<file path="config.mk">
export PLATFORM = sky130hd
export DESIGN_NAME = fir_filter
export DESIGN_NICKNAME = fir_filter
export VERILOG_FILES = /design/flow/design.v
export SDC_FILE = /design/flow/constraint.sdc
export NUM_CORES = 4
export LEC_CHECK = 0
export ABC_AREA = 1
export CAP_MARGIN = 20
export CORE_MARGIN = 2
export CORE_UTILIZATION = 72
export CTS_CLUSTER_DIAMETER = 25
export CTS_CLUSTER_SIZE = 100
export PLACE_DENSITY_LB_ADDON = 0.19
export SETUP_SLACK_MARGIN = 1.07
export SLEW_MARGIN = 20
</file>
<file path="constraint.sdc">
create_clock -name core_clock -period 4.73 [get_ports {clk}]
set_input_delay 0.9460 -clock core_clock [delete_from_list [all_inputs] [get_ports {clk}]]
set_output_delay 0.9460 -clock core_clock [all_outputs]
set_load 0.01 [all_outputs]
</file>
<file path="design.v">
module fir_filter(
    input               		clk,
    input               		n_rst,
    input  		signed	[7:0] 	din,    
    output reg 	signed 	[7:0] 	dout 
);
localparam signed B0 = -24;
localparam signed B1 = -21;
localparam signed B2 =   0;
localparam signed B3 =  37;
localparam signed B4 =  80;
localparam signed B5 = 114;
localparam signed B6 = 127;
reg signed [7:0] din_d;
reg signed [7:0] din_d1;
reg signed [7:0] din_d2;
reg signed [7:0] din_d3;
reg signed [7:0] din_d4;
reg signed [7:0] din_d5;
reg signed [7:0] din_d6;
reg signed [7:0] din_d7;
reg signed [7:0] din_d8;
reg signed [7:0] din_d9;
reg signed [7:0] din_d10;
reg signed [7:0] din_d11;
reg signed [7:0] din_d12;
wire signed [8:0] sum_w0;
wire signed [8:0] sum_w1;
wire signed [8:0] sum_w2;
wire signed [8:0] sum_w3;
wire signed [8:0] sum_w4;
wire signed [8:0] sum_w5;
wire signed [8:0] sum_w6;
wire signed [16:0] mul_0;
wire signed [16:0] mul_1;
wire signed [16:0] mul_2;
wire signed [16:0] mul_3;
wire signed [16:0] mul_4;
wire signed [16:0] mul_5;
wire signed [16:0] mul_6;
reg signed [16:0] mul_0d;
reg signed [16:0] mul_1d;
reg signed [16:0] mul_2d;
reg signed [16:0] mul_3d;
reg signed [16:0] mul_4d;
reg signed [16:0] mul_5d;
reg signed [16:0] mul_6d;
wire signed [17:0] sum_w00;
wire signed [17:0] sum_w01;
wire signed [17:0] sum_w02;
wire signed [17:0] sum_w03;
reg signed [17:0] sum_w00d;
reg signed [17:0] sum_w01d;
reg signed [17:0] sum_w02d;
reg signed [17:0] sum_w03d;
wire signed [18:0] sum_w000;
wire signed [18:0] sum_w001;
wire signed [19:0] sum_all;
wire signed [7:0] sum_finish;
always @(posedge clk or negedge n_rst) begin
	if (!n_rst) begin 
		din_d <= 8'h0;
	end
	else begin 
		din_d <= din;
	end
end
always @(posedge clk or negedge n_rst) begin
    if (!n_rst) begin 
        dout <= 8'sd0;
	end
    else begin 
        dout <= sum_finish;
	end
end
always @(posedge clk or negedge n_rst) begin
    if (!n_rst) begin
        din_d1  <= 8'sd0; 
        din_d2  <= 8'sd0; 
        din_d3  <= 8'sd0; 
        din_d4  <= 8'sd0;
        din_d5  <= 8'sd0; 
        din_d6  <= 8'sd0; 
        din_d7  <= 8'sd0; 
        din_d8  <= 8'sd0;
        din_d9  <= 8'sd0; 
        din_d10 <= 8'sd0; 
        din_d11 <= 8'sd0; 
        din_d12 <= 8'sd0;
    end else begin
        din_d1  <= din_d;
        din_d2  <= din_d1;
        din_d3  <= din_d2;
        din_d4  <= din_d3;
        din_d5  <= din_d4;
        din_d6  <= din_d5;
        din_d7  <= din_d6;
        din_d8  <= din_d7;
        din_d9  <= din_d8;
        din_d10 <= din_d9;
        din_d11 <= din_d10;
        din_d12 <= din_d11;
    end
end
assign sum_w0 = $signed(din_d) + $signed(din_d12);
assign sum_w1 = $signed(din_d1) + $signed(din_d11);
assign sum_w2 = $signed(din_d2) + $signed(din_d10);
assign sum_w3 = $signed(din_d3) + $signed(din_d9);
assign sum_w4 = $signed(din_d4) + $signed(din_d8);
assign sum_w5 = $signed(din_d5) + $signed(din_d7);
assign sum_w6 = {din_d6[7], din_d6};   
assign mul_0 = $signed(B0) * $signed(sum_w0);
assign mul_1 = $signed(B1) * $signed(sum_w1);
assign mul_2 = $signed(B2) * $signed(sum_w2);
assign mul_3 = $signed(B3) * $signed(sum_w3);
assign mul_4 = $signed(B4) * $signed(sum_w4);
assign mul_5 = $signed(B5) * $signed(sum_w5);
assign mul_6 = $signed(B6) * $signed(sum_w6);
always @(posedge clk or negedge n_rst) begin
    if (!n_rst) begin 
        mul_0d <= 17'sd0;
        mul_1d <= 17'sd0;
        mul_2d <= 17'sd0;
        mul_3d <= 17'sd0;
        mul_4d <= 17'sd0;
        mul_5d <= 17'sd0;
        mul_6d <= 17'sd0;
    end 
	else begin 
        mul_0d <= mul_0;
        mul_1d <= mul_1;
        mul_2d <= mul_2;
        mul_3d <= mul_3;
        mul_4d <= mul_4;
        mul_5d <= mul_5;
        mul_6d <= mul_6;
    end
end
assign sum_w00 = $signed(mul_0d) + $signed(mul_1d); 
assign sum_w01 = $signed(mul_2d) + $signed(mul_3d); 
assign sum_w02 = $signed(mul_4d) + $signed(mul_5d);
assign sum_w03 = $signed(mul_6d);
always @(posedge clk or negedge n_rst) begin
    if (!n_rst) begin
        sum_w00d <= 18'sd0;
        sum_w01d <= 18'sd0;
        sum_w02d <= 18'sd0;
        sum_w03d <= 18'sd0;
    end 
	else begin
        sum_w00d <= sum_w00;
        sum_w01d <= sum_w01;
        sum_w02d <= sum_w02;
        sum_w03d <= sum_w03;
    end
end
assign sum_w000 = $signed(sum_w00d) + $signed(sum_w01d); 
assign sum_w001 = $signed(sum_w02d) + $signed(sum_w03d);
assign sum_all = $signed(sum_w000) + $signed(sum_w001);
assign sum_finish =	((sum_all[19]) && (sum_all[18:16] != 3'b111))? 8'h81 : 
 					((!sum_all[19]) && (sum_all[18:16] != 3'b000))? 8'h7F : sum_all[16:9];
endmodule
</file>
<file path="run.sh">
#!/bin/bash
# the make line also repeats each setting of config.mk as NAME=value (left out here)
make -C /OpenROAD-flow-scripts/flow DESIGN_CONFIG=/design/flow/config.mk WORK_HOME=/design/flow/orfs CLKGATE_MAP_FILE= finish
</file>
==> impl_metrics.py, run 1 <==
# Physical implementation metrics
metrics = {
    "clock_network": {
        "cts_root_buf": "clkbuf_16",
        "cts_buffer_depth": 3,
        "cts_hold_buf": 0,
        "htreeDepth": 2,
        "cts_buffers": 53,
        "cts_num_sinks": 263,
    },
    "floorplanning": {
        "fp.dieH_microns": 157,
        "rows": 55,
        "initCoreUtil": 0.738,
        "core_sq_um": 22700,
        "boundaryPins": 18,
        "chip_area_sq_um": 24500,
        "fp.dieW_microns": 157,
    },
    "placed_design": {
        "place_hpwl_microns": 27000,
        "dpl_cell_area_sq_um": 18000,
        "dpl_worst_slack_ns": -0.146,
        "gp_congestion": 0.857,
        "port_buffers": 17,
    },
    "logic_synthesis": {
        "top_cells_by_area": "dfrtp_1 39%, ha_1 21%, fa_1 10%",
        "synth.distinct_cells": 38,
        "postSynthCellCount": 1628,
        "yosysSeqAreaShare": 0.393,
        "top_cell": "inv_1",
        "async_flop_share": 1.00,
        "synthAoiAreaFrac": 0.0715,
        "ys_sh_simple": 0.0917,
        "ys_cells": 1628,
        "yosysTopAreaCell": "dfrtp_1",
        "adder_share": 0.307,
        "xor_share": 0.0689,
        "synth.avg_cell_area_sq_um": 10.3,
        "common_cells": "300 x inv_1, 277 x ha_1, 263 x dfrtp_1, 217 x nand2_1, 117 x a21oi_1",
        "floorplan.nets": 1999,
        "ys_sh_mux": 0,
        "yosys_area_sq_um": 16800,
        "synth.cell_area_sq_um": 16800,
        "synth-seq-cells": 263,
        "top_cell_area_share": 0.393,
        "edf_count": 0,
        "top_logic_kind": "adder cells",
        "yosysWarnings": 1,
        "ff_type": "dfrtp_1",
    },
    "status": {
        "lastStage": "global routing (5_1_grt)",
        "status": "aborted with a tool error",
        "stop_error": "[ERROR DPL-0038] Utilization greater than 100%, impossible to legalize",
    },
}
==> per-stage QoR <==
| step | hold slack (ns) | std cells | setup TNS (ns) |
|---|---|---|---|
| 3_5_place_dp | 0.335 | 1934 | -0.218 |
| 4_1_cts | 0.343 | 2136 | 0 |
| 2_1_floorplan | 0.331 | 1628 | 0 |
| 3_3_place_gp | 0.331 | 1934 | 0 |
==> what timing repair did <==
item | 4_1_cts
pin swaps | 178
endpoints found under the setup margin | 51
resized | 236
buffers inserted | 104
cloned | 0
==> run 2, diff against run 1 <==
CORE_UTILIZATION = 71   (was 72)
CTS_CLUSTER_DIAMETER = 188   (was 25)
CTS_CLUSTER_SIZE = not set   (was 100)
PLACE_DENSITY_LB_ADDON = 0.15   (was 0.19)
SETUP_SLACK_MARGIN = -0.23   (was 1.07)
clock period = 4.1 ns   (was 4.73 ns; I/O delays follow)
==> run 2 against run 1 <==
  * Die size increased by 1.4%
  * Area after synthesis unchanged
  * Now fails the layout checks on setup timing
  * Synthesized cell count unchanged
==> impl_metrics.py, run 2 <==
# Physical implementation metrics
metrics = {
    "logic_synthesis": {
        "synth.cell_area_sq_um": 16800,
        "synth.avg_cell_area_sq_um": 10.3,
        "yosysWarnings": 1,
        "top_cell": "inv_1",
        "floorplan.nets": 1999,
        "top_logic_kind": "adder cells",
        "edf_count": 0,
        "postSynthCellCount": 1628,
        "yosysSeqAreaShare": 0.393,
        "synth.distinct_cells": 38,
        "common_cells": "300 x inv_1, 277 x ha_1, 263 x dfrtp_1, 217 x nand2_1, 117 x a21oi_1",
        "synthAoiAreaFrac": 0.0715,
        "adder_share": 0.307,
        "yosysTopAreaCell": "dfrtp_1",
        "top_cell_area_share": 0.393,
        "xor_share": 0.0689,
        "ys_sh_simple": 0.0917,
        "ys_cells": 1628,
        "ff_type": "dfrtp_1",
        "synth-seq-cells": 263,
        "top_cells_by_area": "dfrtp_1 39%, ha_1 21%, fa_1 10%",
        "ys_sh_mux": 0,
        "yosys_area_sq_um": 16800,
        "async_flop_share": 1.00,
    },
    "final_timing": {
        "fin_crit_sh": 1.27,
        "fin_crit_ns": 5.20,
        "final-hold-violation-count": 0,
        "max_slew_margin": 0.316,
        "max_freq_mhz": 192,
        "worst_pin_slew_ns": 1.02,
        "setup_viol": 49,
        "final.setup.worst_slack_ns": -1.10,
        "fin_skew_ns": 0.0549,
        "slew_violations": 0,
        "rsz0062_at_grt": "yes",
        "hold_slack_ns": 0.229,
    },
    "floorplanning": {
        "rows": 56,
        "fp.dieH_microns": 158,
        "boundaryPins": 18,
        "initCoreUtil": 0.718,
        "core_sq_um": 23300,
        "chip_area_sq_um": 24800,
        "fp.dieW_microns": 158,
    },
    "critical_path": {
        "crit_fanout": 2,
        "rr_endpoint": "mul_1d[13]",
        "cpLargestDelayFamily": "adder cells",
        "start_kind": "register",
        "arrival_ns": 5.70,
        "crit_end": "mul_1d[13]",
        "path_common_cell": "ha_4",
        "critPathRequiredTime_ns": 4.61,
        "critical_path_class": "register to register",
        "cp_num_cells": 20,
        "worstPathCellList": "ha_4, fa_2, buf_4, buf_4, xor2_1, ha_4, ha_4, fa_1, inv_1, fa_1, inv_1, ha_2, a21oi_4, o21ai_2, a21oi_2, o21ai_2, nand2_1, nand2_1, a21oi_2, xnor2_1",
        "crit_path_max_incr_delay_ns": 0.72,
        "cp_slowest_cell": "fa_1",
        "reg2reg_depth": 20,
        "endpoint_kind": "register",
        "critPathLaunch": "din_d1[0]",
        "reg2reg_from": "din_d1[0]",
        "r2r_setup_slack_ns": -1.10,
        "crit_buf_inv": 4,
    },
    "final_layout": {
        "fin_nets": 2236,
        "final_cells": 2205,
        "design_area_sq_um": 21300,
        "syn2layout_area_growth_pct": 27.1,
    },
    "worst_hold_path": {
        "hp-class": "input pin to asynchronous set/reset pin",
    },
    "clock_network": {
        "cts_root_buf": "clkbuf_16",
        "cts_num_sinks": 263,
        "cts_buffer_depth": 3,
        "clkSlewWorstSetupHoldPaths_ns": 0.07,
        "clock_latency_ns": 0.60,
        "cts_buffers": 27,
        "cts_hold_buf": 0,
        "htreeDepth": 1,
        "cts_tree": "yes",
    },
    "status": {
        "so_faults": "setup timing",
        "status": "failed layout checks",
    },
    "placed_design": {
        "place_hpwl_microns": 27700,
        "placed_cells": 2119,
        "dpl_cell_area_sq_um": 18700,
        "port_buffers": 17,
        "gp_congestion": 0.905,
    },
    "grt": {
        "grt_pass1_vias": 13471,
        "grt-ovfl-total": 0,
        "grt_max_degree": 105,
        "grt_pass1_wl_microns": 69300,
        "grt_usage": 0.367,
        "antenna_found_initial": 1,
    },
    "drt": {
        "via_count": 14420,
        "first_iter_violations": 1663,
        "routed_wl_microns": 58400,
        "wl_per_cell_microns": 26.5,
        "drc": 0,
        "n_antenna_cell": 0,
        "routed_via_density": 6.54,
        "postRouteAntennaNets": 0,
        "firstDrtPassIters": 13,
    },
    "run": {
        "drv_cap": 0,
        "warning_count": 46,
    },
}
run 2: final cells by class:
type / instances / area [sq um]
Clock inverter: 20 / 239
Clock buffer: 30 / 717
Multi-Input combinational cell: 1062 / 10500
Fill cell: 765 / 2040
Sequential cell: 263 / 6580
Tap cell: 319 / 399
Timing Repair Buffer: 208 / 1670
Inverter: 303 / 1140
run 2: routing by layer:
metal  wire length [microns]  GRT usage  vias up
li1                        -          -     5718
met1                   19200      0.443     6815
met2                   27200      0.640     1332
met3                    6180     0.0643      555
met4                    5760      0.178        0
met5                       0          0        -
run 2: stage by stage:
step	util	worst slack (ns)	setup TNS (ns)
2_1_floorplan	-	-0.391	-1.59
3_3_place_gp	0.802	-0.423	-5.05
3_5_place_dp	0.802	-0.722	-9.42
4_1_cts	0.867	-0.412	-6.09
5_1_grt	0.913	-1.11	-22.19
6_report	0.913	-1.10	-17.72
run 2: timing repair:
item / 4_1_cts / 5_1_grt
pin swaps: 64 / 104
buffers inserted: 14 / 32
setup endpoints to repair: 28 / 36
cloned: 0 / 0
gates resized: 93 / 175
==> run 3, diff against run 2 <==
ABC_AREA = 0   (was 1)
CELL_PAD_IN_SITES_DETAIL_PLACEMENT = 0   (was not set)
CORE_ASPECT_RATIO = 1.15   (was not set)
CORE_UTILIZATION = 27   (was 71)
CTS_CLUSTER_DIAMETER = not set   (was 188)
CTS_CLUSTER_SIZE = 22   (was not set)
GPL_ROUTABILITY_DRIVEN = 1   (was not set)
MAX_ROUTING_LAYER = met4   (was not set)
PLACE_DENSITY_LB_ADDON = 0.06   (was 0.15)
SETUP_SLACK_MARGIN = 0.11   (was -0.23)
TNS_END_PERCENT = 15   (was not set)
clock period = 3.43 ns   (was 4.1 ns; I/O delays follow)
==> run 3 against run 2 <==
  * The layout still fails its checks (setup timing)
  * Via count shrank 26%
  * Routed wire length down 32%
  * Fmax is 8.2% higher
  * Global-route usage is 23 points lower
  * Worst setup slack got worse by 0.28 ns
  * Largest cell class unchanged
==> impl_metrics.py, run 3 <==
# Physical implementation metrics
metrics = {
    "floorplanning": {
        "fp.dieW_microns": 231,
        "rows": 95,
        "core_sq_um": 58600,
        "initCoreUtil": 0.274,
        "chip_area_sq_um": 61400,
        "fp.dieH_microns": 265,
        "boundaryPins": 18,
    },
    "critical_path": {
        "crit_buf_inv": 0,
        "start_kind": "register",
        "cp_slowest_cell": "fa_1",
        "reg2reg_depth": 22,
        "critPathLaunch": "din_d1[0]",
        "r2r_setup_slack_ns": -1.37,
        "path_common_cell": "a21oi_2",
        "crit_end": "mul_1d[14]",
        "arrival_ns": 5.26,
        "crit_fanout": 3,
        "critical_path_class": "register to register",
        "rr_endpoint": "mul_1d[14]",
        "reg2reg_from": "din_d1[0]",
        "cpLargestDelayFamily": "adder cells",
        "endpoint_kind": "register",
        "critPathRequiredTime_ns": 3.89,
        "worstPathCellList": "ha_4, fa_2, a21oi_2, nor2_1, nor2_2, o21bai_2, a21oi_2, xnor2_2, ha_1, fa_1, fa_1, ha_4, ha_4, a21o_1, a21oi_2, o21bai_1, a21oi_2, o21bai_1, a21oi_2, o21bai_1, a21oi_1, xnor2_1",
        "cp_num_cells": 22,
        "crit_path_max_incr_delay_ns": 0.59,
    },
    "logic_synthesis": {
        "adder_share": 0.321,
        "synth-seq-cells": 263,
        "top_cell_area_share": 0.410,
        "common_cells": "277 x ha_1, 263 x dfrtp_1, 255 x inv_1, 91 x xnor2_1, 86 x a21oi_1",
        "floorplan.nets": 1753,
        "ys_sh_simple": 0.0424,
        "xor_share": 0.0677,
        "edf_count": 0,
        "ff_type": "dfrtp_1",
        "ys_cells": 1382,
        "synth.distinct_cells": 47,
        "top_logic_kind": "adder cells",
        "async_flop_share": 1.00,
        "synth.cell_area_sq_um": 16000,
        "top_cells_by_area": "dfrtp_1 41%, ha_1 22%, fa_1 10%",
        "postSynthCellCount": 1382,
        "synthAoiAreaFrac": 0.0968,
        "yosysWarnings": 1,
        "top_cell": "ha_1",
        "yosys_area_sq_um": 16000,
        "ys_sh_mux": 0.00226,
        "synth.avg_cell_area_sq_um": 11.6,
        "yosysSeqAreaShare": 0.410,
        "yosysTopAreaCell": "dfrtp_1",
    },
    "final_timing": {
        "fin_skew_ns": 0.0254,
        "fin_crit_ns": 4.80,
        "max_freq_mhz": 208,
        "final.setup.worst_slack_ns": -1.37,
        "setup_viol": 50,
        "rsz0062_at_grt": "yes",
        "fin_crit_sh": 1.40,
        "max_slew_margin": 0.519,
        "slew_violations": 0,
        "worst_pin_slew_ns": 0.716,
        "final-hold-violation-count": 0,
    },
    "grt": {
        "grt_max_degree": 78,
        "grt-ovfl-total": 0,
        "grt_pass1_wl_microns": 62900,
        "grt_pass1_vias": 11885,
        "grt_usage": 0.139,
        "antenna_found_initial": 0,
    },
    "drt": {
        "n_antenna_cell": 0,
        "wl_per_cell_microns": 15.4,
        "routed_via_density": 4.13,
        "drc": 0,
        "first_iter_violations": 280,
        "firstDrtPassIters": 4,
        "via_count": 10602,
        "postRouteAntennaNets": 0,
        "routed_wl_microns": 39600,
    },
    "final_layout": {
        "syn2layout_area_growth_pct": 38.5,
        "final_cells": 2569,
        "fin_nets": 2141,
        "design_area_sq_um": 22200,
    },
    "run": {
        "warning_count": 43,
        "drv_cap": 0,
    },
    "clock_network": {
        "cts_hold_buf": 0,
        "htreeDepth": 2,
        "clkSlewWorstSetupHoldPaths_ns": 0.06,
        "cts_buffers": 34,
        "cts_buffer_depth": 3,
        "clock_latency_ns": 0.54,
        "cts_num_sinks": 263,
        "cts_root_buf": "clkbuf_16",
        "cts_tree": "yes",
    },
    "placed_design": {
        "dpl_cell_area_sq_um": 20000,
        "dpl_worst_slack_ns": -1.63,
        "placed_cells": 2497,
        "gp_congestion": 0.786,
        "port_buffers": 17,
        "place_hpwl_microns": 32200,
    },
    "worst_hold_path": {
        "hp-class": "input pin to asynchronous set/reset pin",
    },
    "status": {
        "status": "failed layout checks",
        "so_faults": "setup timing",
    },
}
-- run 3: stage by stage --
step	hold WS [ns]	setup TNS [ns]	utilization
after floorplan	0.331	-29.46	-
final	0.182	-35.02	0.379
after global routing	0.219	-46.70	0.379
after detailed placement	0.335	-53.82	0.341
after global placement	0.332	-53.04	0.341
after CTS	0.183	-40.02	0.374
-- run 3: area by class of cell --
| class | count | area, sq um |
|---|---|---|
| Fill cell | 5734 | 36400 |
| Inverter | 255 | 966 |
| Multi-Input combinational cell | 864 | 9790 |
| Clock inverter | 9 | 113 |
| Clock buffer | 50 | 1020 |
| Sequential cell | 263 | 6580 |
| Tap cell | 776 | 971 |
| Timing Repair Buffer | 352 | 2770 |
-- run 3: metal layers --
layer  part of all wire  up-vias  track usage  wire [microns]
li1                   -     5317            -               -
met1               0.38     5149        0.142           15000
met2               0.57       69        0.271           22600
met3              0.022       67       0.0212             879
met4              0.028        0       0.0436            1110
met5                  0        -            -               0
-- run 3: repair_timing --
| item | CTS | global route |
|---|---|---|
| setup endpoints to repair | 61 | 61 |
| buffers inserted | 10 | 4 |
| resized | 145 | 49 |
| pin swaps | 106 | 34 |
==> run 4, diff against run 3 <==
ABC_AREA = 1   (was 0)
CELL_PAD_IN_SITES_DETAIL_PLACEMENT = not set   (was 0)
CORE_ASPECT_RATIO = 0.69   (was 1.15)
CORE_UTILIZATION = 72   (was 27)
CTS_CLUSTER_SIZE = 11   (was 22)
GPL_ROUTABILITY_DRIVEN = not set   (was 1)
MAX_ROUTING_LAYER = not set   (was met4)
PLACE_DENSITY_LB_ADDON = not set   (was 0.06)
SETUP_SLACK_MARGIN = not set   (was 0.11)
TNS_END_PERCENT = 10   (was 15)
clock period = 3.64 ns   (was 3.43 ns; I/O delays follow)
==> run 4 against run 3 <==
  * The flow now stops in global routing (5_1_grt)
  * Die size shrank 60%
  * Area after synthesis rose by 4.5%
  * Synthesized cell count up 18%
==> impl_metrics.py, run 4 <==
# Physical implementation metrics
metrics = {
    "floorplanning": {
        "fp.dieH_microns": 131,
        "chip_area_sq_um": 24500,
        "core_sq_um": 22900,
        "fp.dieW_microns": 188,
        "initCoreUtil": 0.731,
        "rows": 46,
        "boundaryPins": 18,
    },
    "grt": {
        "grt-ovfl-total": 89,
        "grt_usage": 0.761,
    },
    "logic_synthesis": {
        "ff_type": "dfrtp_1",
        "yosys_area_sq_um": 16800,
        "postSynthCellCount": 1628,
        "xor_share": 0.0689,
        "top_cell_area_share": 0.393,
        "top_cell": "inv_1",
        "yosysWarnings": 1,
        "edf_count": 0,
        "synthAoiAreaFrac": 0.0715,
        "top_cells_by_area": "dfrtp_1 39%, ha_1 21%, fa_1 10%",
        "floorplan.nets": 1999,
        "synth-seq-cells": 263,
        "synth.distinct_cells": 38,
        "ys_sh_mux": 0,
        "synth.cell_area_sq_um": 16800,
        "common_cells": "300 x inv_1, 277 x ha_1, 263 x dfrtp_1, 217 x nand2_1, 117 x a21oi_1",
        "yosysTopAreaCell": "dfrtp_1",
        "async_flop_share": 1.00,
        "adder_share": 0.307,
        "ys_sh_simple": 0.0917,
        "yosysSeqAreaShare": 0.393,
        "synth.avg_cell_area_sq_um": 10.3,
        "top_logic_kind": "adder cells",
        "ys_cells": 1628,
    },
    "clock_network": {
        "cts_buffers": 29,
        "cts_root_buf": "clkbuf_16",
        "cts_buffer_depth": 3,
        "cts_hold_buf": 0,
        "htreeDepth": 1,
        "cts_num_sinks": 263,
    },
    "status": {
        "lastStage": "global routing (5_1_grt)",
        "status": "aborted with a tool error",
        "stop_error": "[ERROR GRT-0232] Routing congestion too high. Check the congestion heatmap in the GUI.",
    },
    "placed_design": {
        "gp_congestion": 0.884,
        "port_buffers": 17,
        "placed_cells": 2227,
        "dpl_worst_slack_ns": -1.24,
        "place_hpwl_microns": 31300,
    },
}
==> run 4: what timing repair did <==
item	in CTS
setup endpoints to repair	52
buffers inserted	13
resized	129
pin swaps	69
==> run 4: routing by layer <==
metal  overflow  global-route usage
met5          1               0.215
met4         42               0.848
met3          0               0.580
met2         45               0.946
met1          1               0.747
==> run 4: per-stage QoR <==
| stage | utilization | hold slack, ns | instance area [sq um] |
|---|---|---|---|
| 2_1_floorplan | - | 0.331 | 16900 |
| 4_1_cts | 0.923 | 0.219 | 21100 |
| 3_5_place_dp | 0.853 | 0.335 | 19500 |
| 3_3_place_gp | 0.853 | 0.333 | 19500 |
==> run 5, diff against run 4 <==
ABC_AREA = not set   (was 1)
CORE_ASPECT_RATIO = not set   (was 0.69)
CORE_UTILIZATION = 40   (was 72)
CTS_CLUSTER_SIZE = not set   (was 11)
TNS_END_PERCENT = not set   (was 10)
clock period = 7.2 ns   (was 3.64 ns; I/O delays follow)
==> run 5 against run 4 <==
  * Now clean on timing, DRC and antenna
  * Die size grew 70%
  * Synthesized cell count fell by 15%
  * Area after synthesis is 4.3% lower
==> impl_metrics.py, run 5 <==
# Physical implementation metrics
metrics = {
    "critical_path": {
        "arrival_ns": 5.82,
        "crit_end": "mul_1d[14]",
        "path_common_cell": "a21oi_1",
        "cpLargestDelayFamily": "adder cells",
        "crit_fanout": 4,
        "start_kind": "register",
        "endpoint_kind": "register",
        "cp_slowest_cell": "fa_1",
        "r2r_setup_slack_ns": 1.85,
        "rr_endpoint": "mul_1d[14]",
        "critical_path_class": "register to register",
        "critPathLaunch": "din_d1[0]",
        "reg2reg_depth": 22,
        "crit_path_max_incr_delay_ns": 0.49,
        "crit_buf_inv": 0,
        "worstPathCellList": "ha_1, fa_1, a21oi_1, nor2_1, nor2_1, o21bai_1, a21oi_1, xnor2_1, ha_1, fa_1, fa_1, ha_1, ha_1, a21o_1, a21oi_1, o21bai_1, a21oi_1, o21bai_1, a21oi_1, o21bai_1, a21oi_1, xnor2_1",
        "critPathRequiredTime_ns": 7.67,
        "cp_num_cells": 22,
        "reg2reg_from": "din_d1[0]",
    },
    "clock_network": {
        "cts_num_sinks": 263,
        "cts-resized-gates": 0,
        "cts_hold_buf": 0,
        "htreeDepth": 1,
        "cts_root_buf": "clkbuf_16",
        "clock_latency_ns": 0.56,
        "cts_buffers": 28,
        "cts_buffer_depth": 3,
        "cts_setup_buffers": 0,
        "cts_tree": "yes",
        "clkSlewWorstSetupHoldPaths_ns": 0.06,
    },
    "logic_synthesis": {
        "top_cell_area_share": 0.410,
        "top_cells_by_area": "dfrtp_1 41%, ha_1 22%, fa_1 10%",
        "ys_sh_simple": 0.0424,
        "postSynthCellCount": 1382,
        "synthAoiAreaFrac": 0.0968,
        "adder_share": 0.321,
        "edf_count": 0,
        "synth.distinct_cells": 47,
        "synth.avg_cell_area_sq_um": 11.6,
        "yosysSeqAreaShare": 0.410,
        "synth-seq-cells": 263,
        "ff_type": "dfrtp_1",
        "async_flop_share": 1.00,
        "yosys_area_sq_um": 16000,
        "synth.cell_area_sq_um": 16000,
        "floorplan.nets": 1753,
        "ys_cells": 1382,
        "top_logic_kind": "adder cells",
        "yosysWarnings": 1,
        "xor_share": 0.0677,
        "ys_sh_mux": 0.00226,
        "top_cell": "ha_1",
        "common_cells": "277 x ha_1, 263 x dfrtp_1, 255 x inv_1, 91 x xnor2_1, 86 x a21oi_1",
        "yosysTopAreaCell": "dfrtp_1",
    },
    "final_timing": {
        "setup_viol": 0,
        "max_freq_mhz": 187,
        "fin_tns_setup_ns": 0,
        "rsz0062_at_grt": "no",
        "final.setup.worst_slack_ns": 1.85,
        "worst_pin_slew_ns": 0.852,
        "final-hold-violation-count": 0,
        "fin_crit_ns": 5.35,
        "fin_crit_sh": 0.743,
        "fin_skew_ns": 0.0152,
        "slew_violations": 0,
        "max_slew_margin": 0.432,
    },
    "drt": {
        "drc": 0,
        "firstDrtPassIters": 5,
        "first_iter_violations": 292,
        "wl_per_cell_microns": 14.1,
        "postRouteAntennaNets": 0,
        "routed_via_density": 4.62,
        "via_count": 9132,
        "n_antenna_cell": 0,
        "routed_wl_microns": 28000,
    },
    "placed_design": {
        "gp_congestion": 0.800,
        "dpl_cell_area_sq_um": 16900,
        "port_buffers": 17,
        "dpl_worst_slack_ns": 1.84,
        "place_hpwl_microns": 22400,
    },
    "grt": {
        "grt_pass1_vias": 9666,
        "grt_pass1_wl_microns": 47000,
        "grt_usage": 0.141,
        "grt-ovfl-total": 0,
        "antenna_found_initial": 1,
        "grt_max_degree": 149,
    },
    "worst_hold_path": {
        "hold_depth": 0,
        "min_from": "mul_6d[4]",
        "hp-class": "register to register",
        "whs_endpoint": "sum_w03d[4]",
    },
    "final_layout": {
        "design_area_sq_um": 17900,
        "layout.area.comb_sq_um": 8500,
        "fin_util": 0.452,
        "fillCellCount": 3634,
        "syn2layout_area_growth_pct": 11.7,
        "seqCellArea_sq_um": 6580,
        "fin_nets": 1803,
    },
    "floorplanning": {
        "rows": 73,
        "boundaryPins": 18,
        "core_sq_um": 39600,
        "fp.dieW_microns": 204,
        "fp.dieH_microns": 204,
        "initCoreUtil": 0.405,
        "chip_area_sq_um": 41700,
    },
    "run": {
        "warning_count": 44,
        "drv_cap": 0,
    },
    "status": {
        "status": "no timing/DRC/antenna violations",
    },
}
## run 5: per-stage QoR
| stage | hold WS, ns | cells |
|---|---|---|
| detailed placement | 0.335 | 1927 |
| global route | 0.349 | 1978 |
| CTS | 0.344 | 1978 |
| global placement | 0.331 | 1927 |
| finish | 0.343 | 1978 |
| floorplan | 0.331 | 1382 |
## run 5: final cells by class
class / count / area share
timing repair buffer: 20 / 0.0117
multi-input combinational: 864 / 0.474
inverter: 255 / 0.0534
sequential: 263 / 0.367
tap: 525 / 0.0367
clock buffer: 34 / 0.0427
clock inverter: 17 / 0.0139
## run 5: per-layer routing
| metal | part of all wire | GRT usage | vias to the layer above | routed length (microns) |
|---|---|---|---|---|
| met1 | 0.47 | 0.188 | 4355 | 13200 |
| met5 | 0 | 0 | - | 0 |
| met4 | 0.024 | 0.0419 | 0 | 680 |
| met2 | 0.46 | 0.237 | 91 | 13000 |
| li1 | - | - | 4638 | - |
| met3 | 0.038 | 0.0247 | 48 | 1080 |
==> run 6, diff against run 5 <==
CORE_UTILIZATION = 57   (was 40)
SETUP_SLACK_MARGIN = -0.3   (was not set)
clock period = 4.43 ns   (was 7.2 ns; I/O delays follow)
==> run 6 against run 5 <==
  * The layout now fails its checks (setup timing)
  * Hold slack worse by 0.013 ns
  * Fmax is 11% higher
  * Worst setup slack got worse by 2.3 ns
  * Sequential share of layout area shrank 3.6 points
  * Non-clock buffer count is 176 higher
  * Sequential cell count is the same
  * Synthesized cell count did not move
  * Area after synthesis unchanged
  * Cell area is 11% higher
  * First-iteration DRC count up 29%
  * Utilization is 26 points higher
  * Critical endpoint unchanged
  * Highest routed layer unchanged
==> impl_metrics.py, run 6 <==
# Physical implementation metrics
metrics = {
    "critical_path": {
        "critPathRequiredTime_ns": 4.89,
        "cp_slowest_cell": "fa_1",
        "endpoint_kind": "register",
        "path_common_cell": "a21oi_2",
        "critPathLaunch": "din_d1[0]",
        "arrival_ns": 5.29,
        "reg2reg_depth": 23,
        "r2r_setup_slack_ns": -0.41,
        "start_kind": "register",
        "crit_path_max_incr_delay_ns": 0.52,
        "worstPathCellList": "ha_2, fa_2, a21oi_2, nor2_1, nor2_2, xnor2_2, ha_1, ha_1, inv_1, fa_1, inv_1, ha_1, ha_2, fa_2, a21o_1, a21oi_2, o21bai_1, a21oi_2, o21bai_1, a21oi_2, o21bai_1, a21oi_1, xnor2_1",
        "crit_buf_inv": 2,
        "rr_endpoint": "mul_1d[14]",
        "critical_path_class": "register to register",
        "crit_fanout": 3,
        "cp_num_cells": 23,
        "crit_end": "mul_1d[14]",
        "reg2reg_from": "din_d1[0]",
        "cpLargestDelayFamily": "adder cells",
    },
    "final_layout": {
        "design_area_sq_um": 19900,
        "fin_nets": 1979,
        "syn2layout_area_growth_pct": 23.9,
        "fin_util": 0.715,
        "fillCellCount": 2058,
    },
    "logic_synthesis": {
        "top_cells_by_area": "dfrtp_1 41%, ha_1 22%, fa_1 10%",
        "synthAoiAreaFrac": 0.0968,
        "ff_type": "dfrtp_1",
        "yosysWarnings": 1,
        "top_logic_kind": "adder cells",
        "top_cell": "ha_1",
        "synth.avg_cell_area_sq_um": 11.6,
        "floorplan.nets": 1753,
        "synth.cell_area_sq_um": 16000,
        "ys_sh_simple": 0.0424,
        "ys_cells": 1382,
        "adder_share": 0.321,
        "common_cells": "277 x ha_1, 263 x dfrtp_1, 255 x inv_1, 91 x xnor2_1, 86 x a21oi_1",
        "postSynthCellCount": 1382,
        "ys_sh_mux": 0.00226,
        "synth-seq-cells": 263,
        "top_cell_area_share": 0.410,
        "edf_count": 0,
        "async_flop_share": 1.00,
        "xor_share": 0.0677,
        "yosys_area_sq_um": 16000,
        "yosysSeqAreaShare": 0.410,
        "yosysTopAreaCell": "dfrtp_1",
        "synth.distinct_cells": 47,
    },
    "placed_design": {
        "dpl_worst_slack_ns": -0.525,
        "dpl_cell_area_sq_um": 18000,
        "port_buffers": 17,
        "place_hpwl_microns": 23800,
        "gp_congestion": 0.858,
    },
    "clock_network": {
        "cts_root_buf": "clkbuf_16",
        "htreeDepth": 1,
        "cts_buffer_depth": 3,
        "cts_hold_buf": 0,
        "cts_tree": "yes",
        "clkSlewWorstSetupHoldPaths_ns": 0.07,
        "clock_latency_ns": 0.54,
        "cts_buffers": 28,
        "cts_num_sinks": 263,
    },
    "final_timing": {
        "fin_tns_setup_ns": -2.66,
        "fin_crit_ns": 4.84,
        "fin_crit_sh": 1.09,
        "final.setup.worst_slack_ns": -0.407,
        "rsz0062_at_grt": "yes",
        "hold_slack_ns": 0.331,
        "setup_viol": 22,
        "final-hold-violation-count": 0,
        "max_freq_mhz": 207,
        "max_slew_margin": 0.383,
        "fin_skew_ns": 0.0138,
        "slew_violations": 0,
        "worst_pin_slew_ns": 0.916,
    },
    "drt": {
        "routed_wl_microns": 30400,
        "postRouteAntennaNets": 0,
        "n_antenna_cell": 0,
        "via_count": 9856,
        "met1Wirelength_microns": 15100,
        "routed_via_density": 4.91,
        "drc": 0,
        "wl_met3_microns": 708,
        "first_iter_violations": 378,
        "top_layer": "met4",
        "firstDrtPassIters": 4,
        "wl_per_cell_microns": 15.1,
        "met2WireLength_microns": 13900,
    },
    "grt": {
        "grt_pass1_vias": 10249,
        "grt_max_degree": 114,
        "grt_pass1_wl_microns": 49800,
        "grt-ovfl-total": 0,
        "antenna_found_initial": 0,
        "grt_usage": 0.216,
    },
    "worst_hold_path": {
        "min_from": "din_d2[3]",
        "whs_endpoint": "din_d3[3]",
        "hp-class": "register to register",
        "hold_depth": 0,
    },
    "status": {
        "status": "failed layout checks",
        "so_faults": "setup timing",
    },
    "floorplanning": {
        "fp.dieH_microns": 172,
        "core_sq_um": 27800,
        "boundaryPins": 18,
        "initCoreUtil": 0.577,
        "rows": 61,
        "fp.dieW_microns": 172,
        "chip_area_sq_um": 29500,
    },
    "run": {
        "warning_count": 46,
        "drv_cap": 0,
    },
}
-- run 6: per-layer routing --
metal	GRT usage	up-vias
met5	0	-
met1	0.310	4751
met2	0.354	79
met3	0.0292	39
met4	0.0453	0
li1	-	4987
-- run 6: final cells by class --
type / count / area (sq um) / share of cell area
inverter: 255 / 960 / 0.0483
clock buffer: 35 / 767 / 0.0386
clock inverter: 16 / 234 / 0.0118
tap: 378 / 473 / 0.0238
multi-input combinational: 864 / 9320 / 0.469
sequential: 263 / 6580 / 0.331
timing repair buffer: 196 / 1530 / 0.0771
-- run 6: metrics by stage --
step	instances
after detailed placement	1942
final	2007
after global routing	2007
after floorplan	1382
after CTS	1997
after global placement	1942
-- run 6: what timing repair did --
action | in CTS | in global routing
buffers inserted | 4 | 20
endpoints found under the setup margin | 14 | 24
pin swaps | 23 | 105
gates resized | 25 | 130
==> run 7, diff against run 6 <==
ABC_AREA = 1   (was not set)
CORE_UTILIZATION = 72   (was 57)
CTS_CLUSTER_SIZE = 99   (was not set)
PLACE_DENSITY_LB_ADDON = 0.15   (was not set)
SETUP_SLACK_MARGIN = 1.39   (was -0.3)
TNS_END_PERCENT = 5   (was not set)
clock period = 4.81 ns   (was 4.43 ns; I/O delays follow)
==> run 7 against run 6 <==
  * The layout still fails its checks (setup timing)
  * Synthesized cell count grew 18%
  * Hold slack gained 0.0043 ns
  * Sequential share of layout area grew 0.97 points
  * Clock-buffer cell count shrank 5
  * Utilization grew 13 points
  * Via count grew 22%
  * Critical endpoint is now mul_1d[12]
==> impl_metrics.py, run 7 <==
# Physical implementation metrics
metrics = {
    "clock_network": {
        "cts_num_sinks": 263,
        "cts_tree": "yes",
        "cts_hold_buf": 0,
        "htreeDepth": 1,
        "clock_latency_ns": 0.57,
        "cts_buffer_depth": 3,
        "clkSlewWorstSetupHoldPaths_ns": 0.07,
        "cts_buffers": 27,
        "cts_root_buf": "clkbuf_16",
    },
    "critical_path": {
        "crit_end": "mul_1d[12]",
        "rr_endpoint": "mul_1d[12]",
        "critical_path_class": "register to register",
        "crit_fanout": 4,
        "arrival_ns": 5.40,
        "endpoint_kind": "register",
        "start_kind": "register",
        "r2r_setup_slack_ns": -0.14,
        "crit_path_max_incr_delay_ns": 0.54,
        "cp_num_cells": 26,
        "critPathLaunch": "din_d11[0]",
        "cpLargestDelayFamily": "adder cells",
        "cp_slowest_cell": "fa_1",
        "critPathRequiredTime_ns": 5.26,
        "reg2reg_from": "din_d11[0]",
        "reg2reg_depth": 26,
        "crit_buf_inv": 4,
    },
    "floorplanning": {
        "core_sq_um": 22700,
        "chip_area_sq_um": 24500,
        "fp.dieH_microns": 157,
        "boundaryPins": 18,
        "initCoreUtil": 0.738,
        "rows": 55,
        "fp.dieW_microns": 157,
    },
    "logic_synthesis": {
        "ys_sh_simple": 0.0917,
        "synth.distinct_cells": 38,
        "top_logic_kind": "adder cells",
        "synthAoiAreaFrac": 0.0715,
        "synth.cell_area_sq_um": 16800,
        "edf_count": 0,
        "adder_share": 0.307,
        "top_cell_area_share": 0.393,
        "yosysWarnings": 1,
        "synth-seq-cells": 263,
        "postSynthCellCount": 1628,
        "top_cell": "inv_1",
        "floorplan.nets": 1999,
        "yosysTopAreaCell": "dfrtp_1",
        "common_cells": "300 x inv_1, 277 x ha_1, 263 x dfrtp_1, 217 x nand2_1, 117 x a21oi_1",
        "async_flop_share": 1.00,
        "ys_sh_mux": 0,
        "synth.avg_cell_area_sq_um": 10.3,
        "ys_cells": 1628,
        "yosysSeqAreaShare": 0.393,
        "yosys_area_sq_um": 16800,
        "ff_type": "dfrtp_1",
        "xor_share": 0.0689,
        "top_cells_by_area": "dfrtp_1 39%, ha_1 21%, fa_1 10%",
    },
    "final_timing": {
        "max_slew_margin": 0.332,
        "final-hold-violation-count": 0,
        "rsz0062_at_grt": "yes",
        "fin_crit_sh": 1.03,
        "final.setup.worst_slack_ns": -0.142,
        "fin_crit_ns": 4.95,
        "max_freq_mhz": 202,
        "setup_viol": 4,
        "slew_violations": 0,
        "fin_skew_ns": 0.0354,
        "worst_pin_slew_ns": 1.00,
    },
    "status": {
        "status": "failed layout checks",
        "so_faults": "setup timing",
    },
    "grt": {
        "grt_pass1_wl_microns": 62900,
        "antenna_found_initial": 1,
        "grt-ovfl-total": 0,
        "grt_pass1_vias": 12415,
        "grt_usage": 0.335,
        "grt_max_degree": 130,
    },
    "drt": {
        "via_count": 11990,
        "n_antenna_cell": 0,
        "firstDrtPassIters": 7,
        "postRouteAntennaNets": 0,
        "wl_per_cell_microns": 21.2,
        "first_iter_violations": 912,
        "drc": 0,
        "routed_wl_microns": 42700,
        "routed_via_density": 5.95,
    },
    "final_layout": {
        "design_area_sq_um": 19300,
        "syn2layout_area_growth_pct": 15.2,
        "fin_nets": 2086,
    },
    "run": {
        "warning_count": 45,
        "drv_cap": 0,
    },
    "worst_hold_path": {
        "hold_depth": 0,
        "hp-class": "register to register",
        "min_from": "mul_6d[9]",
        "whs_endpoint": "sum_w03d[9]",
    },
    "placed_design": {
        "port_buffers": 17,
        "gp_congestion": 0.894,
        "dpl_cell_area_sq_um": 17500,
        "place_hpwl_microns": 26200,
        "dpl_worst_slack_ns": 0.0390,
    },
}
## run 7: what timing repair did
item	in CTS	in global routing
setup endpoints to repair	56	60
setup buffers	27	4
resized	63	45
pin swaps	43	24
gates cloned	0	0
## run 7: area by class of cell
type                       instances  area (sq um)
clock inverter                    15           282
timing repair buffer              58           503
tap                              285           357
clock buffer                      30           707
multi-input combinational       1062          9740
inverter                         303          1140
sequential                       263          6580
fill                            1087          3400
## run 7: through the flow
stage	cells	utilization	setup TNS [ns]	hold slack, ns
global placement	1940	0.773	0	0.333
global route	2016	0.850	-0.807	0.343
CTS	2012	0.838	0	0.336
finish	2016	0.850	-0.309	0.335
detailed placement	1940	0.773	0	0.335
floorplan	1628	-	0	0.331
## run 7: routing by layer
metal,up-vias,GRT usage,wire [microns]
met5,-,0,11
met1,5836,0.409,15900
li1,5417,-,-
met4,2,0.143,2930
met2,517,0.595,21300
met3,218,0.0512,2610
==> run 8, diff against run 7 <==
CTS_CLUSTER_DIAMETER = 378   (was not set)
CTS_CLUSTER_SIZE = not set   (was 99)
PLACE_DENSITY_LB_ADDON = 0.28   (was 0.15)
SETUP_SLACK_MARGIN = 0.67   (was 1.39)
TNS_END_PERCENT = not set   (was 5)
clock period = 4.85 ns   (was 4.81 ns; I/O delays follow)
==> run 8 against run 7 <==
  * The layout still fails its checks (setup timing)
  * Critical path depth shrank 5
  * Synthesized cell count is the same
  * Final cell count grew 3.6%
  * Fmax shrank 11%
  * Critical path type unchanged
  * Largest cell class unchanged
==> impl_metrics.py, run 8 <==
# Physical implementation metrics
metrics = {
    "clock_network": {
        "cts_buffers": 27,
        "cts_root_buf": "clkbuf_16",
        "cts_tree": "yes",
        "clkSlewWorstSetupHoldPaths_ns": 0.07,
        "htreeDepth": 1,
        "cts_num_sinks": 263,
        "cts_buffer_depth": 3,
        "clock_latency_ns": 0.57,
    },
    "logic_synthesis": {
        "yosysTopAreaCell": "dfrtp_1",
        "postSynthCellCount": 1628,
        "yosysSeqAreaShare": 0.393,
        "async_flop_share": 1.00,
        "ys_sh_simple": 0.0917,
        "synth-seq-cells": 263,
        "ys_sh_mux": 0,
        "edf_count": 0,
        "top_logic_kind": "adder cells",
        "floorplan.nets": 1999,
        "top_cell_area_share": 0.393,
        "yosys_area_sq_um": 16800,
        "yosysWarnings": 1,
        "adder_share": 0.307,
        "synth.avg_cell_area_sq_um": 10.3,
        "synth.cell_area_sq_um": 16800,
        "synth.distinct_cells": 38,
        "ff_type": "dfrtp_1",
        "xor_share": 0.0689,
        "common_cells": "300 x inv_1, 277 x ha_1, 263 x dfrtp_1, 217 x nand2_1, 117 x a21oi_1",
        "ys_cells": 1628,
        "top_cell": "inv_1",
        "synthAoiAreaFrac": 0.0715,
        "top_cells_by_area": "dfrtp_1 39%, ha_1 21%, fa_1 10%",
    },
    "worst_hold_path": {
        "hold_depth": 0,
        "hp-class": "register to register",
        "min_from": "din_d10[6]",
        "whs_endpoint": "din_d11[6]",
    },
    "drt": {
        "via_count": 14820,
        "routed_wl_microns": 65300,
        "drc": 0,
        "firstDrtPassIters": 9,
        "routed_via_density": 7.10,
        "postRouteAntennaNets": 0,
        "wl_per_cell_microns": 31.3,
        "first_iter_violations": 2057,
    },
    "final_layout": {
        "fin_nets": 2153,
        "fillCellCount": 646,
        "final_cells": 2088,
        "design_area_sq_um": 20900,
        "syn2layout_area_growth_pct": 24.9,
    },
    "final_timing": {
        "fin_tns_setup_ns": -4.29,
        "hold_slack_ns": 0.347,
        "final.setup.worst_slack_ns": -0.706,
        "fin_crit_ns": 5.56,
        "worst_pin_slew_ns": 0.931,
        "fin_skew_ns": 0.0211,
        "final-hold-violation-count": 0,
        "setup_viol": 14,
        "slew_violations": 0,
        "max_slew_margin": 0.373,
        "max_freq_mhz": 180,
        "rsz0062_at_grt": "yes",
        "fin_crit_sh": 1.15,
    },
    "critical_path": {
        "crit_path_max_incr_delay_ns": 0.80,
        "reg2reg_from": "din_d11[0]",
        "critPathLaunch": "din_d11[0]",
        "start_kind": "register",
        "arrival_ns": 6.04,
        "worstPathCellList": "ha_4, fa_2, a21oi_2, o21bai_1, a21oi_1, o21bai_1, xor2_1, inv_2, ha_4, fa_1, fa_2, ha_4, ha_4, a21oi_4, o21ai_4, a21oi_2, o21ai_2, nand2_1, nand2_1, a21oi_2, xnor2_1",
        "crit_end": "mul_1d[13]",
        "reg2reg_depth": 21,
        "r2r_setup_slack_ns": -0.71,
        "crit_buf_inv": 1,
        "critPathRequiredTime_ns": 5.33,
        "cpLargestDelayFamily": "adder cells",
        "rr_endpoint": "mul_1d[13]",
        "critical_path_class": "register to register",
        "cp_slowest_cell": "fa_1",
        "endpoint_kind": "register",
        "path_common_cell": "ha_4",
        "cp_num_cells": 21,
        "crit_fanout": 5,
    },
    "floorplanning": {
        "fp.dieH_microns": 157,
        "chip_area_sq_um": 24500,
        "fp.dieW_microns": 157,
        "rows": 55,
        "initCoreUtil": 0.738,
        "core_sq_um": 22700,
        "boundaryPins": 18,
    },
    "grt": {
        "antenna_found_initial": 1,
        "grt_usage": 0.394,
        "grt_max_degree": 97,
        "grt_pass1_vias": 13834,
        "grt_pass1_wl_microns": 73300,
        "grt-ovfl-total": 0,
    },
    "run": {
        "drv_cap": 0,
        "warning_count": 43,
    },
    "status": {
        "so_faults": "setup timing",
        "status": "failed layout checks",
    },
    "placed_design": {
        "dpl_worst_slack_ns": -0.0373,
        "gp_congestion": 0.901,
        "port_buffers": 17,
        "place_hpwl_microns": 27000,
        "dpl_cell_area_sq_um": 17600,
        "placed_cells": 1938,
    },
}
run 8: final cells by class:
class	count	area, sq um	area share
clock inverters	17	178	0.00849
clock buffers	32	714	0.0341
well taps	285	357	0.0170
diodes	1	2.50	0.000120
repair buffers	125	1080	0.0518
multi-input cells	1062	10800	0.518
inverters	303	1160	0.0554
flip-flops and latches	263	6590	0.315
run 8: timing repair:
item                                    4_1_cts  5_1_grt
gates resized                               154      186
pin swaps                                    94      117
endpoints found under the hold margin         0        0
buffers inserted                             60       40
hold buffers                                  0        0
endpoints found under the setup margin       33       38
run 8: per-stage QoR:
step | utilization
2_1_floorplan | -
3_3_place_gp | 0.775
3_5_place_dp | 0.775
4_1_cts | 0.870
5_1_grt | 0.921
6_report | 0.922
run 8: routing by layer:
layer,GRT usage,up-vias,routed length [microns]
li1,-,5552,-
met1,0.461,6998,19900
met2,0.686,1562,28800
met3,0.0665,708,8210
met4,0.235,0,8430
met5,0,-,0
==> run 9, diff against run 8 <==
ABC_AREA = not set   (was 1)
CELL_PAD_IN_SITES_GLOBAL_PLACEMENT = 3   (was not set)
CORE_ASPECT_RATIO = 1.36   (was not set)
CORE_MARGIN = 4   (was 2)
CORE_UTILIZATION = 58   (was 72)
CTS_CLUSTER_DIAMETER = 178   (was 378)
GPL_TIMING_DRIVEN = 0   (was not set)
MIN_ROUTING_LAYER = met1   (was not set)
PLACE_DENSITY = 0.59   (was not set)
PLACE_DENSITY_LB_ADDON = not set   (was 0.28)
SETUP_SLACK_MARGIN = 0.02   (was 0.67)
SLEW_MARGIN = 40   (was 20)
clock period = 4.5 ns   (was 4.85 ns; I/O delays follow)
==> run 9 against run 8 <==
  * The run now fails in global placement without I/O (3_1_place_gp_skip_io)
  * Area after synthesis down 4.3%
  * Synthesized cell count down 15%
  * Die size up 24%
==> impl_metrics.py, run 9 <==
# Physical implementation metrics
metrics = {
    "floorplanning": {
        "fp.dieW_microns": 151,
        "fp.dieH_microns": 202,
        "chip_area_sq_um": 30400,
        "core_sq_um": 27100,
        "initCoreUtil": 0.593,
        "rows": 70,
    },
    "logic_synthesis": {
        "top_logic_kind": "adder cells",
        "edf_count": 0,
        "floorplan.nets": 1753,
        "top_cell_area_share": 0.410,
        "common_cells": "277 x ha_1, 263 x dfrtp_1, 255 x inv_1, 91 x xnor2_1, 86 x a21oi_1",
        "xor_share": 0.0677,
        "yosysWarnings": 1,
        "synthAoiAreaFrac": 0.0968,
        "yosysSeqAreaShare": 0.410,
        "top_cell": "ha_1",
        "synth.distinct_cells": 47,
        "ys_sh_simple": 0.0424,
        "adder_share": 0.321,
        "postSynthCellCount": 1382,
        "synth.avg_cell_area_sq_um": 11.6,
        "yosysTopAreaCell": "dfrtp_1",
        "ys_cells": 1382,
        "top_cells_by_area": "dfrtp_1 41%, ha_1 22%, fa_1 10%",
        "yosys_area_sq_um": 16000,
        "ys_sh_mux": 0.00226,
        "ff_type": "dfrtp_1",
        "synth.cell_area_sq_um": 16000,
        "async_flop_share": 1.00,
        "synth-seq-cells": 263,
    },
    "status": {
        "stop_error": "[ERROR GPL-0301] Utilization 106.012 % exceeds 100%.",
        "status": "aborted with a tool error",
        "lastStage": "global placement without I/O (3_1_place_gp_skip_io)",
    },
}
==> run 10, diff against run 9 <==
CELL_PAD_IN_SITES_GLOBAL_PLACEMENT = not set   (was 3)
CORE_ASPECT_RATIO = not set   (was 1.36)
CORE_MARGIN = 2   (was 4)
CORE_UTILIZATION = 59   (was 58)
CTS_CLUSTER_DIAMETER = not set   (was 178)
GPL_TIMING_DRIVEN = not set   (was 0)
MIN_ROUTING_LAYER = not set   (was met1)
PLACE_DENSITY = not set   (was 0.59)
SETUP_SLACK_MARGIN = 0.9   (was 0.02)
SLEW_MARGIN = 20   (was 40)
clock period = 3.08 ns   (was 4.5 ns; I/O delays follow)
==> run 10 against run 9 <==
  * Area after synthesis unchanged
  * Die size decreased by 6.2%
  * Synthesized cell count unchanged
  * The layout now fails its checks (setup timing)
==> impl_metrics.py, run 10 <==
# Physical implementation metrics
metrics = {
    "status": {
        "status": "failed layout checks",
        "so_faults": "setup timing",
    },
    "logic_synthesis": {
        "yosysWarnings": 1,
        "yosys_area_sq_um": 16000,
        "synth.avg_cell_area_sq_um": 11.6,
        "ys_sh_mux": 0.00226,
        "async_flop_share": 1.00,
        "xor_share": 0.0677,
        "top_cell": "ha_1",
        "top_cells_by_area": "dfrtp_1 41%, ha_1 22%, fa_1 10%",
        "common_cells": "277 x ha_1, 263 x dfrtp_1, 255 x inv_1, 91 x xnor2_1, 86 x a21oi_1",
        "yosysSeqAreaShare": 0.410,
        "synthAoiAreaFrac": 0.0968,
        "ys_sh_simple": 0.0424,
        "edf_count": 0,
        "ff_type": "dfrtp_1",
        "postSynthCellCount": 1382,
        "top_logic_kind": "adder cells",
        "synth-seq-cells": 263,
        "ys_cells": 1382,
        "adder_share": 0.321,
        "top_cell_area_share": 0.410,
        "yosysTopAreaCell": "dfrtp_1",
        "floorplan.nets": 1753,
        "synth.distinct_cells": 47,
        "synth.cell_area_sq_um": 16000,
    },
    "final_timing": {
        "max_freq_mhz": 196,
        "fin_tns_setup_ns": -67.31,
        "hold_slack_ns": 0.0615,
        "fin_crit_ns": 5.10,
        "max_slew_margin": 0.547,
        "final.setup.worst_slack_ns": -2.02,
        "slew_violations": 0,
        "worst_pin_slew_ns": 0.679,
        "fin_skew_ns": 0.0273,
        "fin_crit_sh": 1.65,
        "final-hold-violation-count": 0,
        "setup_viol": 63,
        "rsz0062_at_grt": "yes",
    },
    "floorplanning": {
        "boundaryPins": 18,
        "fp.dieH_microns": 169,
        "rows": 60,
        "chip_area_sq_um": 28500,
        "initCoreUtil": 0.599,
        "core_sq_um": 26800,
        "fp.dieW_microns": 169,
    },
    "grt": {
        "grt_pass1_wl_microns": 64600,
        "grt-ovfl-total": 0,
        "antenna_found_initial": 1,
        "grt_usage": 0.292,
        "grt_pass1_vias": 12823,
        "grt_max_degree": 81,
    },
    "critical_path": {
        "cp_num_cells": 23,
        "crit_buf_inv": 2,
        "critPathLaunch": "din_d11[0]",
        "cpLargestDelayFamily": "adder cells",
        "arrival_ns": 5.57,
        "crit_path_max_incr_delay_ns": 0.54,
        "crit_end": "mul_1d[14]",
        "endpoint_kind": "register",
        "crit_fanout": 3,
        "cp_slowest_cell": "fa_2",
        "start_kind": "register",
        "critical_path_class": "register to register",
        "reg2reg_from": "din_d11[0]",
        "worstPathCellList": "ha_2, fa_2, a21oi_2, nor2_1, nor2_2, xnor2_2, ha_1, ha_2, inv_2, fa_2, inv_2, ha_4, ha_4, fa_2, a21o_1, a21oi_4, o21bai_1, a21oi_2, o21bai_1, a21oi_2, o21bai_1, a21oi_1, xnor2_1",
        "r2r_setup_slack_ns": -2.02,
        "reg2reg_depth": 23,
        "critPathRequiredTime_ns": 3.55,
        "rr_endpoint": "mul_1d[14]",
    },
    "clock_network": {
        "clock_latency_ns": 0.57,
        "cts_buffer_depth": 3,
        "cts_buffers": 29,
        "cts_num_sinks": 263,
        "cts_hold_buf": 0,
        "htreeDepth": 1,
        "clkSlewWorstSetupHoldPaths_ns": 0.07,
        "cts_tree": "yes",
        "cts_root_buf": "clkbuf_16",
    },
    "final_layout": {
        "fin_util": 0.908,
        "fillCellCount": 962,
        "seqCellArea_sq_um": 6580,
        "syn2layout_area_growth_pct": 51.7,
        "layout.area.comb_sq_um": 11400,
        "fin_nets": 2254,
    },
    "drt": {
        "routed_via_density": 5.51,
        "routed_wl_microns": 50300,
        "drc": 0,
        "via_count": 12396,
        "first_iter_violations": 692,
        "wl_per_cell_microns": 22.4,
        "postRouteAntennaNets": 0,
        "firstDrtPassIters": 4,
    },
    "worst_hold_path": {
        "hp-class": "input pin to asynchronous set/reset pin",
    },
    "placed_design": {
        "place_hpwl_microns": 26200,
        "port_buffers": 17,
        "gp_congestion": 0.851,
    },
    "run": {
        "drv_cap": 0,
        "warning_count": 45,
    },
}
[run 10: routing by layer]
layer | track usage | routed length (microns) | share of wire
met5 | 0 | 15 | 0.00030
met4 | 0.0903 | 2640 | 0.053
met3 | 0.0348 | 1680 | 0.033
met2 | 0.536 | 26500 | 0.53
met1 | 0.361 | 19400 | 0.39
[run 10: metrics by stage]
step / setup WS, ns / cells / area (sq um)
6_report: -2.02 / 2248 / 24300
5_1_grt: -2.16 / 2247 / 24300
4_1_cts: -1.77 / 2188 / 22800
3_5_place_dp: -1.82 / 2052 / 20000
3_3_place_gp: -1.64 / 2052 / 20000
2_1_floorplan: -1.53 / 1382 / 17000
[run 10: layout make-up]
cell class,instances,area share
timing repair buffer,470,0.164
tap,341,0.0175
antenna,1,0.000103
clock buffer,33,0.0317
inverter,255,0.0399
clock inverter,21,0.00910
sequential,263,0.270
multi-input combinational,864,0.467
[run 10: what timing repair did]
action                     in CTS  in global routing
pin swaps                     167                200
setup buffers                  82                 59
resized                       221                199
setup endpoints to repair      86                 90
==> run 11, diff against run 10 <==
ABC_AREA = 1   (was not set)
CAP_MARGIN = 10   (was 20)
CELL_PAD_IN_SITES_GLOBAL_PLACEMENT = 0   (was not set)
CORE_ASPECT_RATIO = 0.53   (was not set)
CORE_MARGIN = 10   (was 2)
CORE_UTILIZATION = 40   (was 59)
CTS_CLUSTER_SIZE = 82   (was not set)
GPL_ROUTABILITY_DRIVEN = 0   (was not set)
GPL_TIMING_DRIVEN = 1   (was not set)
MIN_ROUTING_LAYER = met2   (was not set)
PLACE_DENSITY_LB_ADDON = 0.22   (was not set)
SETUP_SLACK_MARGIN = not set   (was 0.9)
SLEW_MARGIN = 35   (was 20)
TNS_END_PERCENT = 80   (was not set)
clock period = 8.0 ns   (was 3.08 ns; I/O delays follow)
==> run 11 against run 10 <==
  * The run now finishes clean
  * Hold slack better by 0.27 ns
  * First-iteration DRC count up 79%
  * Routed wire length down 29%
  * Register-to-register slack better by 4.4 ns
  * Fmax down 9.3%
  * Global-route usage down 7.6 points
  * Highest routed layer unchanged
==> impl_metrics.py, run 11 <==
# Physical implementation metrics
metrics = {
    "logic_synthesis": {
        "synth-seq-cells": 263,
        "adder_share": 0.307,
        "postSynthCellCount": 1628,
        "top_cells_by_area": "dfrtp_1 39%, ha_1 21%, fa_1 10%",
        "top_logic_kind": "adder cells",
        "top_cell_area_share": 0.393,
        "common_cells": "300 x inv_1, 277 x ha_1, 263 x dfrtp_1, 217 x nand2_1, 117 x a21oi_1",
        "yosysSeqAreaShare": 0.393,
        "ff_type": "dfrtp_1",
        "top_cell": "inv_1",
        "synthAoiAreaFrac": 0.0715,
        "floorplan.nets": 1999,
        "yosysTopAreaCell": "dfrtp_1",
        "xor_share": 0.0689,
        "synth.distinct_cells": 38,
        "ys_sh_simple": 0.0917,
        "synth.avg_cell_area_sq_um": 10.3,
        "ys_sh_mux": 0,
        "ys_cells": 1628,
        "synth.cell_area_sq_um": 16800,
    },
    "critical_path": {
        "r2r_setup_slack_ns": 2.38,
        "start_kind": "register",
        "reg2reg_from": "din_d1[0]",
        "crit_path_max_incr_delay_ns": 0.62,
        "critPathLaunch": "din_d1[0]",
        "rr_endpoint": "mul_1d[13]",
        "cpLargestDelayFamily": "adder cells",
        "crit_fanout": 5,
        "cp_slowest_cell": "a22oi_1",
        "path_common_cell": "a21oi_1",
        "worstPathCellList": "ha_1, fa_1, a21oi_1, o21bai_1, a21oi_1, o21bai_1, nand2_1, a22oi_1, inv_1, ha_1, inv_1, fa_1, fa_1, inv_1, ha_1, ha_1, a21oi_1, o21ai_0, a21oi_1, o21ai_0, nand2_1, nand2_1, a21oi_1, xnor2_1",
        "reg2reg_depth": 24,
        "critPathRequiredTime_ns": 8.47,
        "cp_num_cells": 24,
        "crit_end": "mul_1d[13]",
        "crit_buf_inv": 3,
        "critical_path_class": "register to register",
    },
    "worst_hold_path": {
        "whs_endpoint": "sum_w00d[1]",
        "hp-class": "register to register",
        "min_from": "mul_1d[1]",
        "hold_depth": 0,
    },
    "clock_network": {
        "htreeDepth": 1,
        "cts_tree": "yes",
        "cts_buffer_depth": 3,
        "clock_latency_ns": 0.56,
        "cts_root_buf": "clkbuf_16",
        "cts_buffers": 25,
        "cts_num_sinks": 263,
        "cts_setup_buffers": 0,
        "cts_hold_buf": 0,
    },
    "drt": {
        "top_layer": "met5",
        "via_count": 15094,
        "firstDrtPassIters": 6,
        "drc": 0,
        "first_iter_violations": 1238,
        "routed_via_density": 6.69,
        "postRouteAntennaNets": 0,
        "met2WireLength_microns": 15200,
        "wl_per_cell_microns": 15.8,
        "met1Wirelength_microns": 0,
        "routed_wl_microns": 35700,
    },
    "final_layout": {
        "final_cells": 2257,
        "fin_nets": 2046,
        "seqCellArea_sq_um": 6580,
        "fin_util": 0.450,
        "fillCellCount": 3879,
        "syn2layout_area_growth_pct": 10.6,
    },
    "final_timing": {
        "worst_pin_slew_ns": 0.799,
        "slew_violations": 0,
        "final-hold-violation-count": 0,
        "max_slew_margin": 0.468,
        "fin_skew_ns": 0.0258,
        "max_freq_mhz": 178,
        "fin_crit_sh": 0.702,
        "fin_crit_ns": 5.62,
        "rsz0062_at_grt": "no",
    },
    "grt": {
        "antenna_found_initial": 1,
        "grt_max_degree": 161,
        "grt_pass1_wl_microns": 57700,
        "grt_usage": 0.216,
        "grt_pass1_vias": 17682,
    },
    "floorplanning": {
        "core_sq_um": 41200,
        "boundaryPins": 18,
        "fp.dieW_microns": 301,
        "rows": 54,
        "initCoreUtil": 0.407,
    },
    "run": {
        "warning_count": 43,
        "drv_cap": 0,
    },
    "placed_design": {
        "place_hpwl_microns": 28700,
        "placed_cells": 2206,
    },
    "status": {
        "status": "no timing/DRC/antenna violations",
    },
}
-- run 11: per-layer routing --
metal | GRT usage | vias to the layer above
li1 | - | 5306
met1 | - | 5860
met2 | 0.186 | 3731
met3 | 0.380 | 179
met4 | 0.0222 | 18
met5 | 0.129 | -
-- run 11: through the flow --
stage                     instance area (sq um)  setup slack (ns)  hold WS (ns)
after floorplan                           16800              3.01         0.331
after global placement                    17700              2.53         0.334
after detailed placement                  17700              2.39         0.335
after CTS                                 18500              2.40         0.333
after global routing                      18500              1.76         0.346
final                                     18500              2.38         0.331
-- run 11: area by class of cell --
cell class / count / area share
Antenna cell: 5 / 0.000675
Clock buffer: 34 / 0.0388
Inverter: 303 / 0.0614
Multi-Input combinational cell: 1062 / 0.488
Timing Repair Buffer: 20 / 0.0135
Sequential cell: 263 / 0.355
Clock inverter: 10 / 0.00473
Tap cell: 560 / 0.0378
